==> inputs of v13 <==
==> flow/design.v <==
module CRC(
input           clk,         
input           rst_n,       
input  [23:0]   Din,         
input           valid,       
input  [15:0]   size,        
output [14:0]   checksum,    
output          done         
);
reg [5:0] shift_count;       
reg [5:0] limit;             
wire [1:0] extra;            
wire [4:0] offset;           
wire finish;                 
reg [15:0] crc;                                    
localparam [15:0] polynomial = 16'b1100010110011001;      
reg CS, NS;
parameter IDLE = 1'b0, FIND = 1'b1;
always @(posedge clk or negedge rst_n)
begin
 if(~rst_n)
  CS <= IDLE;
 else CS <= NS;
end
always @(posedge clk)
begin
 case(CS)
  IDLE:
  begin
   crc <= (valid) ? (Din >> offset) : 16'hffff;             
   shift_count <= 0;
  end
  FIND:
  begin
  if(crc[15] == 1'b0)                                              
  begin                                                            
   if(shift_count < offset)                                        
    crc <= {crc[14:0],Din[offset - (shift_count + 6'd1)]};            
   else crc <= crc << 1;
   shift_count <= shift_count + 6'd1;
  end
  else crc <= crc ^ polynomial;                                    
  end
 endcase
end
always @(*)
begin
 limit = 6'd15 + offset;
 case(CS)
  IDLE:
  begin
   if(valid)
    NS = FIND;
   else NS = IDLE;
  end
  FIND:
  begin
   if(finish)
    NS = IDLE;
   else NS = FIND;
  end
  default: NS = IDLE;
 endcase
end
assign extra = size[2:0] - 3'd2;
assign offset = {extra, 3'b000};
assign finish = ((shift_count == limit) && (crc[15] == 1'b0)) ? 1'b1 : 1'b0;
assign done = (CS == FIND) && finish;
assign checksum = crc[14:0];
endmodule
==> flow/run.sh <==
#!/bin/bash
# the make line also repeats each setting of config.mk as NAME=value (left out here)
make -C /OpenROAD-flow-scripts/flow DESIGN_CONFIG=/design/flow/config.mk WORK_HOME=/design/flow/orfs CLKGATE_MAP_FILE= finish
==> flow/config.mk <==
export PLATFORM = sky130hd
export DESIGN_NAME = CRC
export DESIGN_NICKNAME = CRC
export VERILOG_FILES = /design/flow/design.v
export SDC_FILE = /design/flow/constraint.sdc
export NUM_CORES = 4
export LEC_CHECK = 0
export ABC_AREA = 1
export CAP_MARGIN = 20
export CELL_PAD_IN_SITES_DETAIL_PLACEMENT = 2
export CELL_PAD_IN_SITES_GLOBAL_PLACEMENT = 1
export CORE_ASPECT_RATIO = 0.59
export CORE_MARGIN = 7
export CORE_UTILIZATION = 19
export CTS_CLUSTER_DIAMETER = 163
export CTS_CLUSTER_SIZE = 38
export GPL_TIMING_DRIVEN = 0
export HOLD_SLACK_MARGIN = 0.3
export MAX_ROUTING_LAYER = met5
export MIN_ROUTING_LAYER = met2
export PLACE_DENSITY_LB_ADDON = 0.21
export SETUP_SLACK_MARGIN = 0.19
export SLEW_MARGIN = 40
export TNS_END_PERCENT = 80
==> flow/constraint.sdc <==
create_clock -name core_clock -period 3.76 [get_ports {clk}]
set_input_delay 0.7520 -clock core_clock [delete_from_list [all_inputs] [get_ports {clk}]]
set_output_delay 0.7520 -clock core_clock [all_outputs]
set_load 0.01 [all_outputs]
==> inputs of v6, as changes to v13 <==
ABC_AREA = default   (was 1)
CAP_MARGIN = 10   (was 20)
CELL_PAD_IN_SITES_DETAIL_PLACEMENT = default   (was 2)
CELL_PAD_IN_SITES_GLOBAL_PLACEMENT = 0   (was 1)
CORE_ASPECT_RATIO = 1.82   (was 0.59)
CORE_UTILIZATION = 40   (was 19)
CTS_CLUSTER_DIAMETER = 239   (was 163)
CTS_CLUSTER_SIZE = 47   (was 38)
GPL_ROUTABILITY_DRIVEN = 0   (was default)
GPL_TIMING_DRIVEN = 1   (was 0)
HOLD_SLACK_MARGIN = default   (was 0.3)
MAX_ROUTING_LAYER = met4   (was met5)
PLACE_DENSITY_LB_ADDON = 0.27   (was 0.21)
SETUP_SLACK_MARGIN = default   (was 0.19)
SLEW_MARGIN = 20   (was 40)
TNS_END_PERCENT = default   (was 80)
==> flow/constraint.sdc (replaced) <==
create_clock -name core_clock -period 5.5 [get_ports {clk}]
set_input_delay 1.1000 -clock core_clock [delete_from_list [all_inputs] [get_ports {clk}]]
set_output_delay 1.1000 -clock core_clock [all_outputs]
set_load 0.01 [all_outputs]
==> inputs of v27, as changes to v13 <==
CELL_PAD_IN_SITES_DETAIL_PLACEMENT = default   (was 2)
CELL_PAD_IN_SITES_GLOBAL_PLACEMENT = default   (was 1)
CORE_ASPECT_RATIO = default   (was 0.59)
CORE_MARGIN = 2   (was 7)
CORE_UTILIZATION = 71   (was 19)
CTS_CLUSTER_DIAMETER = 49   (was 163)
GPL_TIMING_DRIVEN = 1   (was 0)
HOLD_SLACK_MARGIN = default   (was 0.3)
MAX_ROUTING_LAYER = met4   (was met5)
MIN_ROUTING_LAYER = met1   (was met2)
PLACE_DENSITY_LB_ADDON = 0.26   (was 0.21)
SETUP_SLACK_MARGIN = default   (was 0.19)
TNS_END_PERCENT = 95   (was 80)
==> flow/constraint.sdc (replaced) <==
create_clock -name core_clock -period 2.49 [get_ports {clk}]
set_input_delay 0.4980 -clock core_clock [delete_from_list [all_inputs] [get_ports {clk}]]
set_output_delay 0.4980 -clock core_clock [all_outputs]
set_load 0.01 [all_outputs]
==> flow_summary_export.csv <==
group,metric,value,unit
run_status,status,"complete, no violations",
logic_synthesis,synth_cells,193,
logic_synthesis,ys_cells,193,
logic_synthesis,yosys-stat-area,0.00181,mm²
place,io_buffer_count,44,
routing,top_layer,"met4",
critical_path,cp.required,4.40,ns
routing,avgViaCountPerCell,8.01,
place,dp_hpwl,3.80,mm
finish,buffers,47,
power_and_ir_drop,total_power,1190,µW
finish,inverters,4,
(the above is from v6)
==> flow_summary_export.csv <==
group,metric,value,unit
run_status,status,"aborted with a tool error",
run_status,haltStage,"global placement (3_3_place_gp)",
run_status,tool.error,"[ERROR FLW-0024] Place density exceeds 1.0 (current PLACE_DENSITY_LB_ADDON =  0.26). Please check if the value of  PLACE_DENSITY_LB_ADDON is between 0 and 0.99.",
logic_synthesis,ys_cells,274,
logic_synthesis,top_area_cell,"edfxtp_1",
logic_synthesis,fa_ha_area_frac,0.0333,
(the above is from v27)
==> flow_summary_export.csv <==
group,metric,value,unit
run_status,status,"complete, no violations",
routing,avgViaCountPerCell,6.12,
place,dp_hpwl,6.53,mm
critical_path,cp.required,3.01,ns
finish,inverters,34,
place,io_buffer_count,44,
finish,buffers,72,
logic_synthesis,synth_cells,274,
power_and_ir_drop,total_power,2400,µW
routing,top_layer,"met5",
(the above is from v13)

==> run P <==
// CRC: RTL as listed in full above, without the edits since
Settings: LEC_CHECK=0, ABC_AREA=1, CAP_MARGIN=20, CELL_PAD_IN_SITES_DETAIL_PLACEMENT=2, CORE_MARGIN=9, CORE_UTILIZATION=39, CTS_CLUSTER_DIAMETER=163, CTS_CLUSTER_SIZE=38, GPL_TIMING_DRIVEN=1, HOLD_SLACK_MARGIN=0.3, MAX_ROUTING_LAYER=met4, MIN_ROUTING_LAYER=met2, PLACE_DENSITY_LB_ADDON=0.21, SLEW_MARGIN=40, TNS_END_PERCENT=20; clock period 3.76 ns.
run.sh (not shown) runs the stock make flow with config.mk's settings and CLKGATE_MAP_FILE=.
==> run X: changes against run P <==
Settings changed: CELL_PAD_IN_SITES_DETAIL_PLACEMENT 2 to not set, CORE_MARGIN 9 to 2, CORE_UTILIZATION 39 to 72, CTS_CLUSTER_DIAMETER 163 to not set, CTS_CLUSTER_SIZE 38 to not set, GPL_TIMING_DRIVEN 1 to not set, HOLD_SLACK_MARGIN 0.3 to not set, MAX_ROUTING_LAYER met4 to not set, MIN_ROUTING_LAYER met2 to not set, PLACE_DENSITY_LB_ADDON 0.21 to 0.28, SLEW_MARGIN 40 to 20, TNS_END_PERCENT 20 to not set.
==> flow/constraint.sdc (replaced) <==
create_clock -name core_clock -period 2.82 [get_ports {clk}]
set_input_delay 0.5640 -clock core_clock [delete_from_list [all_inputs] [get_ports {clk}]]
set_output_delay 0.5640 -clock core_clock [all_outputs]
set_load 0.01 [all_outputs]
==> run B: changes against run P <==
Settings changed: ABC_AREA 1 to not set, CELL_PAD_IN_SITES_DETAIL_PLACEMENT 2 to not set, CORE_ASPECT_RATIO set to 0.5, CORE_MARGIN 9 to 8, CORE_UTILIZATION 39 to 65, CTS_CLUSTER_DIAMETER 163 to 270, CTS_CLUSTER_SIZE 38 to 99, GPL_ROUTABILITY_DRIVEN set to 0, GPL_TIMING_DRIVEN 1 to not set, HOLD_SLACK_MARGIN 0.3 to not set, MAX_ROUTING_LAYER met4 to not set, MIN_ROUTING_LAYER met2 to not set, PLACE_DENSITY_LB_ADDON 0.21 to not set, SLEW_MARGIN 40 to 20, TNS_END_PERCENT 20 to 15.
==> flow/constraint.sdc (replaced) <==
create_clock -name core_clock -period 5.5 [get_ports {clk}]
set_input_delay 1.1000 -clock core_clock [delete_from_list [all_inputs] [get_ports {clk}]]
set_output_delay 1.1000 -clock core_clock [all_outputs]
set_load 0.01 [all_outputs]
==> summary of the runs <==
Run P completed with no timing, DRC or antenna violations. Run B ran to the end with no violations. Run X ended with an error in global placement (3_3_place_gp).
Of run P and run B, run P has the higher clock power (gap about 40%, measured against run B).
Between run B and run P, the lower non-clock buffer count is in run B (gap 3).
Of run P and run B, run P has the higher wire length (gap 81%, measured against run B).
Against run P, the final cell count of run B is lower by about 30%.

==> violet: inputs <==
RTL: the design.v shown in full above, as it stands there.
==> flow/config.mk <==
export PLATFORM = sky130hd
export DESIGN_NAME = CRC
export DESIGN_NICKNAME = CRC
export VERILOG_FILES = /design/flow/design.v
export SDC_FILE = /design/flow/constraint.sdc
export NUM_CORES = 4
export LEC_CHECK = 0
export ABC_AREA = 1
export CAP_MARGIN = 20
export CORE_MARGIN = 2
export CORE_UTILIZATION = 72
export CTS_CLUSTER_DIAMETER = 383
export CTS_CLUSTER_SIZE = 98
export SLEW_MARGIN = 20
==> flow/constraint.sdc <==
create_clock -name core_clock -period 2.07 [get_ports {clk}]
set_input_delay 0.4140 -clock core_clock [delete_from_list [all_inputs] [get_ports {clk}]]
set_output_delay 0.4140 -clock core_clock [all_outputs]
set_load 0.01 [all_outputs]
==> juniper (differences from violet) <==
--- a/flow/config.mk
+++ b/flow/config.mk
@@ -5,10 +5,14 @@
 export SDC_FILE = /design/flow/constraint.sdc
 export NUM_CORES = 4
 export LEC_CHECK = 0
-export ABC_AREA = 1
 export CAP_MARGIN = 20
+export CORE_ASPECT_RATIO = 0.5
 export CORE_MARGIN = 2
-export CORE_UTILIZATION = 72
+export CORE_UTILIZATION = 35
 export CTS_CLUSTER_DIAMETER = 383
 export CTS_CLUSTER_SIZE = 98
+export GPL_ROUTABILITY_DRIVEN = 0
+export HOLD_SLACK_MARGIN = -0.08
+export SETUP_SLACK_MARGIN = -0.48
 export SLEW_MARGIN = 20
+export TNS_END_PERCENT = 10
==> flow/constraint.sdc (replaced) <==
create_clock -name core_clock -period 5.5 [get_ports {clk}]
set_input_delay 1.1000 -clock core_clock [delete_from_list [all_inputs] [get_ports {clk}]]
set_output_delay 1.1000 -clock core_clock [all_outputs]
set_load 0.01 [all_outputs]
==> amber (differences from violet) <==
==> flow/config.mk (replaced) <==
export PLATFORM = sky130hd
export DESIGN_NAME = CRC
export DESIGN_NICKNAME = CRC
export VERILOG_FILES = /design/flow/design.v
export SDC_FILE = /design/flow/constraint.sdc
export NUM_CORES = 4
export LEC_CHECK = 0
export ABC_AREA = 1
export CAP_MARGIN = 5
export CORE_MARGIN = 2
export CORE_UTILIZATION = 70
export CTS_CLUSTER_DIAMETER = 29
export CTS_CLUSTER_SIZE = 40
export HOLD_SLACK_MARGIN = -0.09
export PLACE_DENSITY_LB_ADDON = 0.27
export SETUP_SLACK_MARGIN = 0.46
export SLEW_MARGIN = 20
==> flow/constraint.sdc (replaced) <==
create_clock -name core_clock -period 2.49 [get_ports {clk}]
set_input_delay 0.4980 -clock core_clock [delete_from_list [all_inputs] [get_ports {clk}]]
set_output_delay 0.4980 -clock core_clock [all_outputs]
set_load 0.01 [all_outputs]
==> comparison <==
Synthesized cell count is the same in amber and violet.
Die size: juniper > amber > violet.
Of amber and juniper, amber has the higher area after synthesis (gap about 3.7%, measured against juniper).
juniper went through all stages and came out clean. violet failed in global routing on DPL-0038. amber never finished: it broke off in global placement, error FLW-0024.
==> figures <==
item                                                               violet     juniper                   amber
Initial core utilization                                            75.9%       36.6%                   75.2%
Mapped cell area                                               1880 sq um  1810 sq um              1880 sq um
Chip height                                                       55.1 um     54.9 um                 55.8 um
Total die size                                                 3030 sq um  5810 sq um              3120 sq um
Core region area                                               2480 sq um  4950 sq um              2500 sq um
Number of distinct library cells after synthesis                       31          40                      31
Total cell area reported by yosys after synthesis              1880 sq um  1810 sq um              1880 sq um
Number of nets produced by synthesis                                  322         241                     322
Instance area at placement                                     2310 sq um  2180 sq um                       -
Setup WS pre-CTS                                                  -755 ps     1080 ps                       -
Syn Inst Count                                                        274         193                     274
Buffers inserted by post-CTS timing repair                              2           0                       -
Sequential cell area fraction in the yosys report                   32.2%       33.4%                   32.2%
Placed Instances                                                      338         281                       -
H-tree level count                                                      1           1                       -
Aoi/oai-family share of the synthesized area                        20.7%       16.9%                   20.7%
Inserted Clock Buffers                                                  3           3                       -
Fa+ha+maj area frac                                                 3.33%       3.45%                   3.33%
Port Buffers                                                           44          44                       -
Run status                                         stopped before the end  timing/DRC/antenna clean  stopped before the end
Failing step                                               global routing           -        global placement
Xor-xnor portion of the synthesized cell area                       1.40%       3.86%                   1.40%
Avg Synthesized Cell Area                                      6.86 sq um  9.39 sq um              6.86 sq um

==> inputs of v32 <==
RTL: the design.v shown in full above, as it stands there.
export LEC_CHECK = 0
export CAP_MARGIN = 20
export CORE_MARGIN = 2
export CORE_UTILIZATION = 44
export GPL_ROUTABILITY_DRIVEN = 1
export PLACE_DENSITY_LB_ADDON = 0.2
export SLEW_MARGIN = 20
export TNS_END_PERCENT = 70
create_clock -name core_clock -period 6.44 [get_ports {clk}]
==> v3: changes against v32 <==
==> flow/config.mk (replaced) <==
export PLATFORM = sky130hd
export DESIGN_NAME = CRC
export DESIGN_NICKNAME = CRC
export VERILOG_FILES = /design/flow/design.v
export SDC_FILE = /design/flow/constraint.sdc
export NUM_CORES = 4
export LEC_CHECK = 0
export ABC_AREA = 1
export CAP_MARGIN = 20
export CORE_MARGIN = 2
export CORE_UTILIZATION = 72
export CTS_CLUSTER_DIAMETER = 295
export CTS_CLUSTER_SIZE = 46
export PLACE_DENSITY_LB_ADDON = 0.1
export SETUP_SLACK_MARGIN = 0.54
export SLEW_MARGIN = 20
==> flow/constraint.sdc (replaced) <==
create_clock -name core_clock -period 1.86 [get_ports {clk}]
set_input_delay 0.3720 -clock core_clock [delete_from_list [all_inputs] [get_ports {clk}]]
set_output_delay 0.3720 -clock core_clock [all_outputs]
set_load 0.01 [all_outputs]
==> v33: changes against v32 <==
--- a/flow/config.mk
+++ b/flow/config.mk
@@ -8,7 +8,4 @@
 export CAP_MARGIN = 20
 export CORE_MARGIN = 2
-export CORE_UTILIZATION = 44
-export GPL_ROUTABILITY_DRIVEN = 1
-export PLACE_DENSITY_LB_ADDON = 0.2
+export CORE_UTILIZATION = 40
 export SLEW_MARGIN = 20
-export TNS_END_PERCENT = 70
==> flow/constraint.sdc (replaced) <==
create_clock -name core_clock -period 5.5 [get_ports {clk}]
set_input_delay 1.1000 -clock core_clock [delete_from_list [all_inputs] [get_ports {clk}]]
set_output_delay 1.1000 -clock core_clock [all_outputs]
set_load 0.01 [all_outputs]
==> results <==
Status: v32 timing/DRC/antenna clean; v33 timing/DRC/antenna clean; v3 did not finish
Stage where the flow stopped: v32 -; v33 -; v3 3_3_place_gp
Total number of cells along the worst setup path: v32 7; v33 6; v3 -
Area of the multi-input gates: v32 1010 um^2; v33 1010 um^2; v3 -
Nets at Floorplan: v32 241; v33 241; v3 322
Summed negative setup slack over all endpoints: v32 0 ns; v33 0 ns; v3 -
Fraction of met2 tracks used by global routing: v32 34.8%; v33 28.8%; v3 -
Antenna violations before repair: v32 0; v33 0; v3 -
Vias after detailed routing: v32 1,529; v33 1,485; v3 -
Clk pwr: v32 92.9 uW; v33 109 uW; v3 -
Final Worst Setup Slack: v32 1.62 ns; v33 1.06 ns; v3 -
Xor/xnor share: v32 3.86%; v33 3.86%; v3 1.40%
Root buffer selected by CTS: v32 sky130_fd_sc_hd__clkbuf_8; v33 sky130_fd_sc_hd__clkbuf_8; v3 -
Number of placement rows: v32 23; v33 24; v3 18
Mapped cell area: v32 1810 um^2; v33 1810 um^2; v3 1880 um^2
Aggregate routed wire length: v32 4.64 mm; v33 4.61 mm; v3 -
Non-clock buffering overhead: v32 20.7%; v33 21.0%; v3 -
Layout area overhead: v32 21.3%; v33 21.8%; v3 -
Reg-to-Reg End: v32 crc[0]; v33 crc[0]; v3 -
Hold Vio Cnt, Final: v32 0; v33 0; v3 -
Wire per inst: v32 17.6 um; v33 17.3 um; v3 -
Power is estimated from default activity; no workload was simulated.
